Design gcd, start of the top module:
module gcd (
    input  logic        clk_i,
    input  logic        rst_i,
    input  logic        start_i,
    input  logic [31:0] a_i,
    input  logic [31:0] b_i,
    output logic        busy_o,
    output logic        valid_o,
    output logic [31:0] result_o
);
    logic [31:0] a, a_nxt;
    logic [31:0] b, b_nxt;
    logic [5:0]  k, k_nxt;           
    logic [31:0] result, result_nxt;
    typedef enum logic [3:0] {
        IDLE       = 4'b0000,
        LOAD       = 4'b0001,
        CHK_ZERO   = 4'b0010,
        FACTOR2    = 4'b0011,
        STRIP_A    = 4'b0100,
        STRIP_B    = 4'b0101,
        CMP        = 4'b0110,
        SUB        = 4'b0111,
        DONE       = 4'b1000
    } state_t;
    state_t state, state_nxt;
    logic a_is_zero, b_is_zero;
    logic both_even, a_even, b_even;
    logic a_gt_b;
    logic b_will_be_zero;           
    assign a_is_zero = (a == 0);
    assign b_is_zero = (b == 0);
    assign both_even = (a[0] == 0) && (b[0] == 0);
    assign a_even    = (a[0] == 0);
    assign b_even    = (b[0] == 0);
    assign a_gt_b    = (a > b);
    logic load_inputs, inc_k, shift_a, shift_b, swap, set_res;
    always_comb begin
        state_nxt   = state;
        load_inputs = 1'b0;
        inc_k       = 1'b0;
        shift_a     = 1'b0;
        shift_b     = 1'b0;
        swap        = 1'b0;
        set_res     = 1'b0;
  ...
Size: ~100 I/O pins.
Settings: LEC_CHECK=0, ABC_AREA=0, CAP_MARGIN=20, CELL_PAD_IN_SITES_DETAIL_PLACEMENT=2, CELL_PAD_IN_SITES_GLOBAL_PLACEMENT=0, CORE_MARGIN=2, CORE_UTILIZATION=72, CTS_CLUSTER_SIZE=76, MIN_ROUTING_LAYER=met1, PLACE_DENSITY_LB_ADDON=0.17, SETUP_SLACK_MARGIN=1.54, SLEW_MARGIN=20, TNS_END_PERCENT=55; clock period 8.45 ns.
run.sh (not shown) runs the stock make flow with config.mk's settings and CLKGATE_MAP_FILE=.
The first run did not get past detailed placement.
Change:
CAP_MARGIN = 40   (was 20)
CELL_PAD_IN_SITES_DETAIL_PLACEMENT = 0   (was 2)
CORE_ASPECT_RATIO = 0.5   (was not set)
CORE_MARGIN = 10   (was 2)
CORE_UTILIZATION = 59   (was 72)
CTS_CLUSTER_DIAMETER = 309   (was not set)
CTS_CLUSTER_SIZE = 98   (was 76)
HOLD_SLACK_MARGIN = 0.27   (was not set)
PLACE_DENSITY = 0.38   (was not set)
PLACE_DENSITY_LB_ADDON = not set   (was 0.17)
SETUP_SLACK_MARGIN = 1.33   (was 1.54)
TNS_END_PERCENT = 5   (was 55)
Outcome: The changed run went through all stages and came out clean; synthesized area stays the same; die area grows by well over a third; synthesized cell count stays the same.
Change:
ABC_AREA = not set   (was 0)
CAP_MARGIN = 20   (was 40)
CELL_PAD_IN_SITES_DETAIL_PLACEMENT = not set   (was 0)
CELL_PAD_IN_SITES_GLOBAL_PLACEMENT = not set   (was 0)
CORE_ASPECT_RATIO = not set   (was 0.5)
CORE_MARGIN = 2   (was 10)
CORE_UTILIZATION = 64   (was 59)
CTS_CLUSTER_DIAMETER = not set   (was 309)
CTS_CLUSTER_SIZE = not set   (was 98)
HOLD_SLACK_MARGIN = not set   (was 0.27)
MIN_ROUTING_LAYER = not set   (was met1)
PLACE_DENSITY = not set   (was 0.38)
SETUP_SLACK_MARGIN = not set   (was 1.33)
TNS_END_PERCENT = not set   (was 5)
clock period = 4.16 ns   (was 8.45 ns; I/O delays follow)
What happened: The new run reached the layout checks and failed them: setup timing; worst setup slack is worse by 3.6 ns; first-iteration DRC count climbs by 15%; final area climbs by 9.6%.
Change:
CORE_UTILIZATION = 72   (was 64)
CTS_CLUSTER_DIAMETER = 26   (was not set)
CTS_CLUSTER_SIZE = 36   (was not set)
PLACE_DENSITY_LB_ADDON = 0.26   (was not set)
SETUP_SLACK_MARGIN = 1.1   (was not set)
clock period = 3.96 ns   (was 4.16 ns; I/O delays follow)
Result: With this change the flow aborted during global routing. Synthesized cell count does not change. Die area went down by roughly a tenth. Synthesized area stays the same.
